==> run M <==
Design asx_soupbintcp_itch, start of the top module:
module asx_soupbintcp_itch (
    input  wire        clk,
    input  wire        rst,
    input  wire        ip_payload_valid,
    input  wire [7:0]  ip_payload_data,
    input  wire        ip_payload_start,
    input  wire        ip_payload_end,
    output wire [15:0] tcp_src_port,
    output wire [15:0] tcp_dst_port,
    output wire [31:0] tcp_seq_num,
    output wire [31:0] tcp_ack_num,
    output wire [3:0] tcp_data_offset,
    output wire [7:0] tcp_flags,
    output wire [15:0] tcp_window,
    output wire tcp_flag_syn,
    output wire tcp_flag_ack,
    output wire tcp_flag_fin,
    output wire tcp_flag_rst,
    output wire tcp_flag_psh,
    output wire tcp_header_valid,
    output wire tcp_parse_error,
    output wire session_active,
    output wire [63:0] session_sequence,
    output wire [7:0] pkt_type,
    output wire pkt_type_valid,
    output wire pkt_heartbeat,
    output wire pkt_login_accepted,
    output wire pkt_login_rejected,
    output wire pkt_end_session,
    output wire [31:0] seq_data_count,
    output wire [31:0] heartbeat_count,
    output wire parse_error,
    output wire msg_valid,
    output wire [7:0] msg_type,
    output wire msg_error,
    output wire [31:0] timestamp,
    output wire [63:0] order_id,
    output wire [31:0] orderbook_id,
    output wire side,
    output wire add_order_valid,
    output wire add_order_start,
    output wire [63:0] quantity,
    output wire [31:0] price,
    output wire [15:0] order_attributes,
    output wire order_executed_valid,
    output wire [63:0] exec_quantity,
    output wire order_cancel_valid,
    output wire order_delete_valid,
    output wire order_replace_valid,
    output wire directory_valid,
    output wire system_event_valid,
    output wire [7:0] event_code,
    output wire [31:0] total_messages,
    output wire [31:0] parse_errors
);
export LEC_CHECK = 0
export CAP_MARGIN = 20
export CORE_ASPECT_RATIO = 1.54
export CORE_MARGIN = 5
export CORE_UTILIZATION = 48
export GPL_TIMING_DRIVEN = 1
export PLACE_DENSITY_LB_ADDON = 0.18
export SLEW_MARGIN = 40
create_clock -name core_clock -period 3.36 [get_ports {clk}]
run.sh (not shown) runs the stock make flow with config.mk's settings and CLKGATE_MAP_FILE=.
==> inputs of run E, as changes to run M <==
- ABC_AREA: unset -> 1
- CORE_ASPECT_RATIO: 1.54 -> unset
- CORE_MARGIN: 5 -> 2
- CORE_UTILIZATION: 48 -> 72
- CTS_CLUSTER_DIAMETER: unset -> 397
- GPL_TIMING_DRIVEN: 1 -> unset
- PLACE_DENSITY_LB_ADDON: 0.18 -> unset
- SLEW_MARGIN: 40 -> 20
==> flow/constraint.sdc (replaced) <==
create_clock -name core_clock -period 1.45 [get_ports {clk}]
set_input_delay 0.2900 -clock core_clock [delete_from_list [all_inputs] [get_ports {clk}]]
set_output_delay 0.2900 -clock core_clock [all_outputs]
set_load 0.01 [all_outputs]
==> summary of the runs <==
- Synthesized area: run E is larger than run M (about 8%).
- Against run E, the die size of run M is higher by about 45%.
- Of run M and run E, run E has the higher synthesized cell count (gap 23%, measured against run E).
- Run M completed without violations. Run E stopped in 3_5_place_dp on DPL-0038.

==> run a <==
asx_soupbintcp_itch again, from the RTL that the note above started with.
Settings: LEC_CHECK=0, ABC_AREA=1, CAP_MARGIN=20, CELL_PAD_IN_SITES_GLOBAL_PLACEMENT=3, CORE_MARGIN=2, CORE_UTILIZATION=32, CTS_CLUSTER_DIAMETER=377, HOLD_SLACK_MARGIN=0.11, MAX_ROUTING_LAYER=met5, PLACE_DENSITY_LB_ADDON=0.16, SETUP_SLACK_MARGIN=0.43, SLEW_MARGIN=0; clock period 2.4 ns.
==> run b (differences from run a) <==
Settings changed: ABC_AREA 1 to unset, CELL_PAD_IN_SITES_GLOBAL_PLACEMENT 3 to unset, CORE_UTILIZATION 32 to 70, CTS_CLUSTER_DIAMETER 377 to unset, CTS_CLUSTER_SIZE set to 36, HOLD_SLACK_MARGIN 0.11 to unset, MAX_ROUTING_LAYER met5 to unset, PLACE_DENSITY_LB_ADDON 0.16 to unset, SETUP_SLACK_MARGIN 0.43 to -0.2, SLEW_MARGIN 0 to 20.
==> flow/constraint.sdc (replaced) <==
create_clock -name core_clock -period 2.79 [get_ports {clk}]
set_input_delay 0.5580 -clock core_clock [delete_from_list [all_inputs] [get_ports {clk}]]
set_output_delay 0.5580 -clock core_clock [all_outputs]
set_load 0.01 [all_outputs]
==> impl_metrics.py <==
# Flow results
metrics = {
    "floorplan": {
        "fp-row-count": 75,
        "die_w_um": 210,
        "fp_util_pct": 70.9,
    },
    "run_status": {
        "status": "aborted with a tool error",
        "tool.error": "[ERROR GRT-0116] Global routing finished with congestion. Check the congestion regions in the DRC Viewer.",
        "lastStage": "5_1_grt",
    },
    "synth": {
        "yosys-stat-area_um2": 29700,
        "mux_area_share_pct": 2.04,
        "synthTopCellsByCount": "436 x dfxtp_1, 350 x nor2_1, 329 x edfxtp_1, 286 x nand2_1, 178 x a21oi_1",
    },
    "clock_network": {
        "post_cts_buffers": 2,
    },
    "grt": {
        "grt_overflow_total": 4,
    },
}
That was run b.
==> impl_metrics.py <==
# Metrics from the implementation run
metrics = {
    "run_status": {
        "status": "complete, but fails checks",
        "check.faults": "negative setup slack",
    },
    "floorplan": {
        "fp_util_pct": 32.4,
        "die_w_um": 320,
        "fp-row-count": 115,
    },
    "power_and_ir_drop": {
        "p_comb_mw": 1.30,
    },
    "clock_network": {
        "post_cts_buffers": 55,
    },
    "route": {
        "wl_met3_um": 7980,
        "routed.top_layer": "met4",
    },
    "worst_hold_path": {
        "hp-class": "flip-flop to flip-flop",
    },
    "grt": {
        "grt.met2_usage_pct": 37.9,
    },
    "timing": {
        "setup_viol": 4,
        "setup_slack_ps": -260,
    },
    "synth": {
        "synthTopCellsByCount": "645 x nand2_1, 436 x dfxtp_1, 423 x inv_1, 418 x nor2_1, 329 x edfxtp_1",
        "synth_top_flop_cell": "dfxtp_1",
        "yosys-stat-area_um2": 31900,
    },
}
That was run a.
